== run A ==
==> flow/design.v <==
module OneBitAdder (
  input A,
  input B,
  input cin,
  output sum,
  output cout
);
  assign sum = (A ^ B) ^ cin;
  assign cout = ((A ^ B) & cin) | (A & B);
endmodule
module Adder_2_bits (
  input [1:0] bit_1, bit_2,
  input c_in,
  output [1:0] s,
  output c_out
);
  wire c0;  
  OneBitAdder birler (.A(bit_1[0]), .B(bit_2[0]), .cin(c_in), .sum(s[0]), .cout(c0));
  OneBitAdder onlar (.A(bit_1[1]), .B(bit_2[1]), .cin(c0), .sum(s[1]), .cout(c_out));
endmodule
module Adder_4_bits (
  input [3:0] bit_1, bit_2,
  input c_in,
  output [3:0] s,
  output c_out
);
  wire  c0;  
  Adder_2_bits a_2_0 (.bit_1(bit_1[1:0]), .bit_2(bit_2[1:0]), .c_in(c_in), .s(s[1:0]), .c_out(c0));
  Adder_2_bits a_2_1 (.bit_1(bit_1[3:2]), .bit_2(bit_2[3:2]), .c_in(c0), .s(s[3:2]), .c_out(c_out));
endmodule
module Adder_8_bits (
  input [7:0] bit_1, bit_2,
  input c_in,
  output [7:0] s,
  output c_out
);
  wire  c0;  
  Adder_4_bits a_4_0 (.bit_1(bit_1[3:0]), .bit_2(bit_2[3:0]), .c_in(c_in), .s(s[3:0]), .c_out(c0));
  Adder_4_bits a_4_1 (.bit_1(bit_1[7:4]), .bit_2(bit_2[7:4]), .c_in(c0), .s(s[7:4]), .c_out(c_out));
endmodule
  module Adder_10_bits(
  input [9:0] bit_1,bit_2, 
  input c_in,
  output [9:0] s,
  output c_out
);
 wire  c0;  
   Adder_8_bits a_8 (.bit_1(bit_1[7:0]), .bit_2(bit_2[7:0]), .c_in(c_in), .s(s[7:0]), .c_out(c0));
   Adder_2_bits a_2 (.bit_1(bit_1[9:8]), .bit_2(bit_2[9:8]), .c_in(c0), .s(s[9:8]), .c_out(c_out));
endmodule
module Adder_16_bits (
  input [15:0] bit_1, bit_2,
  input c_in,
  output [15:0] s,
  output c_out
);
  wire  c0;  
  Adder_8_bits a_8_0 (.bit_1(bit_1[7:0]), .bit_2(bit_2[7:0]), .c_in(c_in), .s(s[7:0]), .c_out(c0));
  Adder_8_bits a_8_1 (.bit_1(bit_1[15:8]), .bit_2(bit_2[15:8]), .c_in(c0), .s(s[15:8]), .c_out(c_out));
endmodule
module Adder_18_bits (
  input [17:0] bit_1, bit_2,
  input c_in,
  output [17:0] s,
  output c_out
);
  wire  c0;  
  Adder_16_bits a_16 (.bit_1(bit_1[15:0]), .bit_2(bit_2[15:0]), .c_in(c_in), .s(s[15:0]), .c_out(c0));
  Adder_2_bits a_2 (.bit_1(bit_1[17:16]), .bit_2(bit_2[17:16]), .c_in(c0), .s(s[17:16]), .c_out(c_out));
endmodule
module ExtendValue (
  input [0:5] inp,
  output reg [0:17] out
);
  always @* begin
    out[12:17] = inp[0:5];
    if (inp[0] == 1'b0)
      out[0:11] = 12'b0;
    else
      out[0:11] = 12'hfff;
  end
endmodule
module Mux_Alu (
  input  [1:0] whichalu,
  input  [17:0] input_0, input_1, input_2, input_3,
  output reg [17:0] out
);
    always @ (input_0 or input_1 or input_2 or input_3 or whichalu)
    begin
	out=input_0;
	if(whichalu== 2'b01)
	   out=input_1;
	if(whichalu== 2'b10)
	   out=input_2;
	if(whichalu== 2'b11)
	   out=input_3;
    end
endmodule
module Mux_18bit (
  input wire select,
  input wire [17:0] input_1,  
  input wire [17:0] input_2,  
  output reg [17:0] out  
);
    always @ (select or input_1 or input_2)
    begin
        if (select == 1'b0)
            out = input_1;
        else
            out = input_2;
    end
endmodule
module aluselect (
    input wire [17:0] R1,
    input wire [17:0] R2,
    input wire [1:0] alu_op_type,
    output wire [17:0] result,
    output wire cout
);
    wire [17:0] add_result, and_result, nand_result, nor_result;
    Adder_18_bits adder (.bit_1(R1), .bit_2(R2), .c_in(1'b0), .s(add_result), .c_out(cout));
    assign and_result = R1 & R2;
    assign nand_result = ~(R1 & R2);
    assign nor_result = ~(R1 | R2);
    Mux_Alu m1 (
        .whichalu(alu_op_type),
        .input_0(add_result),
        .input_1(and_result),
        .input_2(nand_result),
        .input_3(nor_result),
        .out(result)
    );
endmodule
module Regfile (
  input [0:4] select_register, reg_1, reg_2,
  input [0:17] data,
  input clck, reset_enable, write_enable, clear,
  output reg [0:17] read_reg_1_value,
  output reg [0:17] read_reg_2_value
);
  reg [0:17] registers [0:15];  
  integer i;
  always @(posedge clck or posedge reset_enable) begin
    if (reset_enable) begin
      for (i = 0; i < 16; i = i + 1) begin
        registers[i] <= 18'b0;
      end
    end
    else if (clear) begin
      for (i = 0; i < 16; i = i + 1) begin
        registers[i] <= 18'b0;
      end
    end
    else if (write_enable) begin
      registers[select_register[1:4]] <= data;
    end
  end
  always @(posedge clck) begin
    read_reg_1_value <= registers[reg_1[1:4]];
    read_reg_2_value <= registers[reg_2[1:4]];
  end
endmodule
module ProgramCounter (
  input wire clk,
  input wire rst,
  input wire is_jump,
  input wire pc_enable,
  input wire next,
  input wire [9:0] address_input,
  output reg [9:0] current_address
);
  always @(posedge clk or posedge rst) begin
    if (rst) begin
      current_address <= 10'b0;
    end else begin
      if (is_jump) begin
        current_address <= current_address+address_input;
      end else if (pc_enable && next) begin
        current_address <= current_address + 1;
      end
    end
  end
endmodule
module cpu18 (
  input  wire        clk,
  input  wire        rst,
  output wire [9:0]  imem_addr,
  input  wire [17:0] imem_rdata,
  output wire [9:0]  dmem_addr,
  output wire [17:0] dmem_wdata,
  output wire        dmem_we,
  input  wire [17:0] dmem_rdata,
  output wire        halt
);
  localparam S_FETCH  = 2'd0;
  localparam S_DECODE = 2'd1;
  localparam S_EXEC   = 2'd2;
  localparam S_HALT   = 2'd3;
  reg  [1:0]  state;
  reg  [17:0] ir;
  reg         zf, cf;
  wire [9:0]  pc;
  wire [3:0] opcode = ir[17:14];
  wire [3:0] f_dst  = ir[13:10];
  wire [3:0] f_src1 = ir[9:6];
  wire [3:0] f_src2 = ir[3:0];
  wire [5:0] f_imm  = ir[5:0];
  wire [9:0] f_addr = ir[9:0];
  wire is_alu = (opcode[3:2] == 2'b00);           
  wire is_imm = (opcode[3:1] == 3'b010);          
  wire is_ld  = (opcode == 4'b0110);
  wire is_st  = (opcode == 4'b0111);
  wire is_cmp = (opcode == 4'b1000);
  wire is_jmp = (opcode >= 4'b1001) && (opcode <= 4'b1110);
  wire is_rst = (opcode == 4'b1111);
  reg taken;
  always @* begin
    case (opcode)
      4'b1001: taken = 1'b1;           
      4'b1010: taken = zf;             
      4'b1011: taken = ~zf & ~cf;      
      4'b1100: taken = cf;             
      4'b1101: taken = ~cf;            
      4'b1110: taken = cf | zf;        
      default: taken = 1'b0;
    endcase
  end
  wire exec = (state == S_EXEC);
  wire [17:0] rv1, rv2, wb_data;
  wire [3:0]  rsel1 = is_st ? f_dst : f_src1;
  Regfile regs (
    .select_register({1'b0, f_dst}),
    .reg_1({1'b0, rsel1}),
    .reg_2({1'b0, f_src2}),
    .data(wb_data),
    .clck(clk),
    .reset_enable(rst),
    .write_enable(exec & (is_alu | is_imm | is_ld)),
    .clear(exec & is_rst),
    .read_reg_1_value(rv1),
    .read_reg_2_value(rv2)
  );
  wire [17:0] imm_ext, alu_b, alu_y;
  wire        alu_cout;
  ExtendValue ext (.inp(f_imm), .out(imm_ext));
  Mux_18bit   opb (.select(is_imm), .input_1(rv2), .input_2(imm_ext), .out(alu_b));
  aluselect   alu (.R1(rv1), .R2(alu_b), .alu_op_type(opcode[1:0]), .result(alu_y), .cout(alu_cout));
  Mux_18bit   wbm (.select(is_ld), .input_1(alu_y), .input_2(dmem_rdata), .out(wb_data));
  wire do_jump = exec & is_jmp & taken;
  ProgramCounter pcr (
    .clk(clk),
    .rst(rst),
    .is_jump(do_jump),
    .pc_enable(exec),
    .next(1'b1),
    .address_input(f_addr),
    .current_address(pc)
  );
  always @(posedge clk or posedge rst) begin
    if (rst) begin
      state <= S_FETCH;
      ir    <= 18'b0;
      zf    <= 1'b0;
      cf    <= 1'b0;
    end else begin
      case (state)
        S_FETCH: begin
          ir    <= imem_rdata;
          state <= S_DECODE;
        end
        S_DECODE: state <= S_EXEC;
        S_EXEC: begin
          if (is_cmp) begin
            zf <= (rv1 == rv2);
            cf <= (rv1 < rv2);
          end else if (is_rst) begin
            zf <= 1'b0;
            cf <= 1'b0;
          end
          if (do_jump && f_addr == 10'd0)
            state <= S_HALT;
          else
            state <= S_FETCH;
        end
        default: state <= S_HALT;
      endcase
    end
  end
  assign imem_addr  = pc;
  assign dmem_addr  = f_addr;
  assign dmem_wdata = rv1;
  assign dmem_we    = exec & is_st;
  assign halt       = (state == S_HALT);
endmodule
Settings: LEC_CHECK=0, CAP_MARGIN=20, CORE_MARGIN=3, CORE_UTILIZATION=54, GPL_TIMING_DRIVEN=0, HOLD_SLACK_MARGIN=-0.02, MIN_ROUTING_LAYER=met2, SLEW_MARGIN=20, TNS_END_PERCENT=80; clock period 9.0 ns.
run.sh (not shown) runs the stock make flow with config.mk's settings and CLKGATE_MAP_FILE=.
Run A terminated abnormally: global routing reported GRT-0116.
Input-level comparison between run B and run A:
- removing HOLD_SLACK_MARGIN (formerly -0.02)
- changing CORE_UTILIZATION from 54 to 40
- removing TNS_END_PERCENT (formerly 80)
- removing GPL_TIMING_DRIVEN (formerly 0)
- changing CORE_MARGIN from 3 to 2
- removing MIN_ROUTING_LAYER (formerly met2)
--- outcome ---
Run B: flow completed, timing, DRC and antenna clean
On number of setup buffers added after CTS, the lower figure sits with run B, not run A.
Die size, run B and run A, higher one = run B.
Of run B and run A, the higher post-cts gate resize count belongs to run A.
Setup changes, run B to run C
- CORE_UTILIZATION: 40 -> 65
- the clock period (ns, I/O delays scaled along): 9.0 -> 6.99
Notes after the runs:
- The final report for run C shows a completed flow and a layout that fails verification, specifically negative setup slack.
- A largest power group of sequential cells is what run C shows, while clock belongs to run B.
- Run C ends up with higher buffer share of cell area than run B does.
- Compared with run B, run C instantiates a smaller number of cells.
- Delta (run C minus run B): met1 wire length down 4200 um; sequential cell count level; number of vias in the routed layout climbed about 3%.
- What run C reported for non-clock buffer count has to be multiplied by 0.928 to get the figure for run B.
- Run C against run B: wire length of the first global-routing pass -3.4%, register share of total power moved up.
Power is estimated from default activity; no workload was simulated.
